## run A
==> flow/design.v (excerpt) <==
module alu_top(CLK, OP1, OP2, OPRN, OUT, ZERO);
	input CLK;
	input [31:0] OP1;
	input [31:0] OP2;
	input [5:0] OPRN;
	output [31:0] OUT;
	output ZERO;
	reg [31:0] op1_q, op2_q;
	reg [5:0] oprn_q;
	reg [31:0] out_q;
	reg zero_q;
	wire [31:0] alu_out;
	wire alu_zero;
	ALU alu_inst(alu_out, alu_zero, op1_q, op2_q, oprn_q);
	always @(posedge CLK) begin
		op1_q <= OP1;
		op2_q <= OP2;
		oprn_q <= OPRN;
		out_q <= alu_out;
		zero_q <= alu_zero;
	end
	assign OUT = out_q;
	assign ZERO = zero_q;
endmodule
Size: roughly 3200 cells after synthesis, ~100 flip-flops.
clock: 24.7 ns
lec_check: 0
abc_area: 1
cap_margin: 15
core_margin: 7
core_utilization: 63
cts_cluster_size: 12
min_routing_layer: met2
place_density_lb_addon: 0.24
setup_slack_margin: 5.0
slew_margin: 20
tns_end_percent: 50
run.sh (not shown) runs the stock make flow with config.mk's settings and CLKGATE_MAP_FILE=.
Seen in the log of run A: GRT-0116 during global routing, after which the run never completed.
Modified inputs, run B compared to run A
# run A
export LEC_CHECK = 0
export ABC_AREA = 1
export CAP_MARGIN = 15
export CORE_MARGIN = 7
export CORE_UTILIZATION = 63
export CTS_CLUSTER_SIZE = 12
export MIN_ROUTING_LAYER = met2
export PLACE_DENSITY_LB_ADDON = 0.24
export SETUP_SLACK_MARGIN = 5.0
export SLEW_MARGIN = 20
export TNS_END_PERCENT = 50
create_clock -name core_clock -period 24.7 [get_ports {CLK}]
# run B
export LEC_CHECK = 0
export CAP_MARGIN = 20
export CORE_MARGIN = 7
export CORE_UTILIZATION = 63
export SETUP_SLACK_MARGIN = 5.0
export SLEW_MARGIN = 20
create_clock -name core_clock -period 24.7 [get_ports {CLK}]
==> comparison <==
- Run B finished all stages; however, its layout fails the closing checks, the failures being negative setup slack.
- Synthesized chip area reported by yosys in run B is about 2.6% lower than in run A
- Summary of run B over run A: post-cts sizing count went down, adder and majority cell fraction of the synthesized area went up, die size went down.
Setup changes, run B to run C
# run B
export LEC_CHECK = 0
export CAP_MARGIN = 20
export CORE_MARGIN = 7
export CORE_UTILIZATION = 63
export SETUP_SLACK_MARGIN = 5.0
export SLEW_MARGIN = 20
create_clock -name core_clock -period 24.7 [get_ports {CLK}]
# run C
export LEC_CHECK = 0
export CAP_MARGIN = 20
export CORE_MARGIN = 2
export CORE_UTILIZATION = 65
export SETUP_SLACK_MARGIN = -2.0
export SLEW_MARGIN = 20
create_clock -name core_clock -period 28.0 [get_ports {CLK}]
### Flow results
- As of run C, instance area at placement had fallen by a few percent compared to run B.
- Reported for run C and run B, number of distinct library cells after synthesis turned out identical to the last digit.
- Run C | ERROR | global routing
- Relative to run B, the area of the core of run C is lower by 2.8%.
- Die outline area of run C falls short of that of run B by more than 10%.
- Run C vs run B — number of cells after detailed placement dropped 48.
- Floorplan utilization delta for run C relative to run B: 1.9 points higher
Edits applied to the flow inputs when going from run C to run D:
# run C
export LEC_CHECK = 0
export CAP_MARGIN = 20
export CORE_MARGIN = 2
export CORE_UTILIZATION = 65
export SETUP_SLACK_MARGIN = -2.0
export SLEW_MARGIN = 20
create_clock -name core_clock -period 28.0 [get_ports {CLK}]
# run D
export LEC_CHECK = 0
export CAP_MARGIN = 20
export CORE_MARGIN = 2
export CORE_UTILIZATION = 58
export SLEW_MARGIN = 20
create_clock -name core_clock -period 24.2 [get_ports {CLK}]
Notes after the runs:
Synthesized flop and latch total came out exactly the same in run C and run D. Of run C and run D, none finishes clean. Effective utilization at floorplan, run C and run D: lower on run D. Number of setup buffers added after CTS is higher on run D. Comparing run C against run D, there is no change at all in maximum clock path buffer count. Any difference in area after synthesis between run C and run D is small enough to ignore. The die used by run D is larger than the one used by run C. Die outline height, run D vs run C: up by a few percent. [compare] base=run C new=run D: core footprint now sits higher; die extent in x has increased; number of core rows now larger.
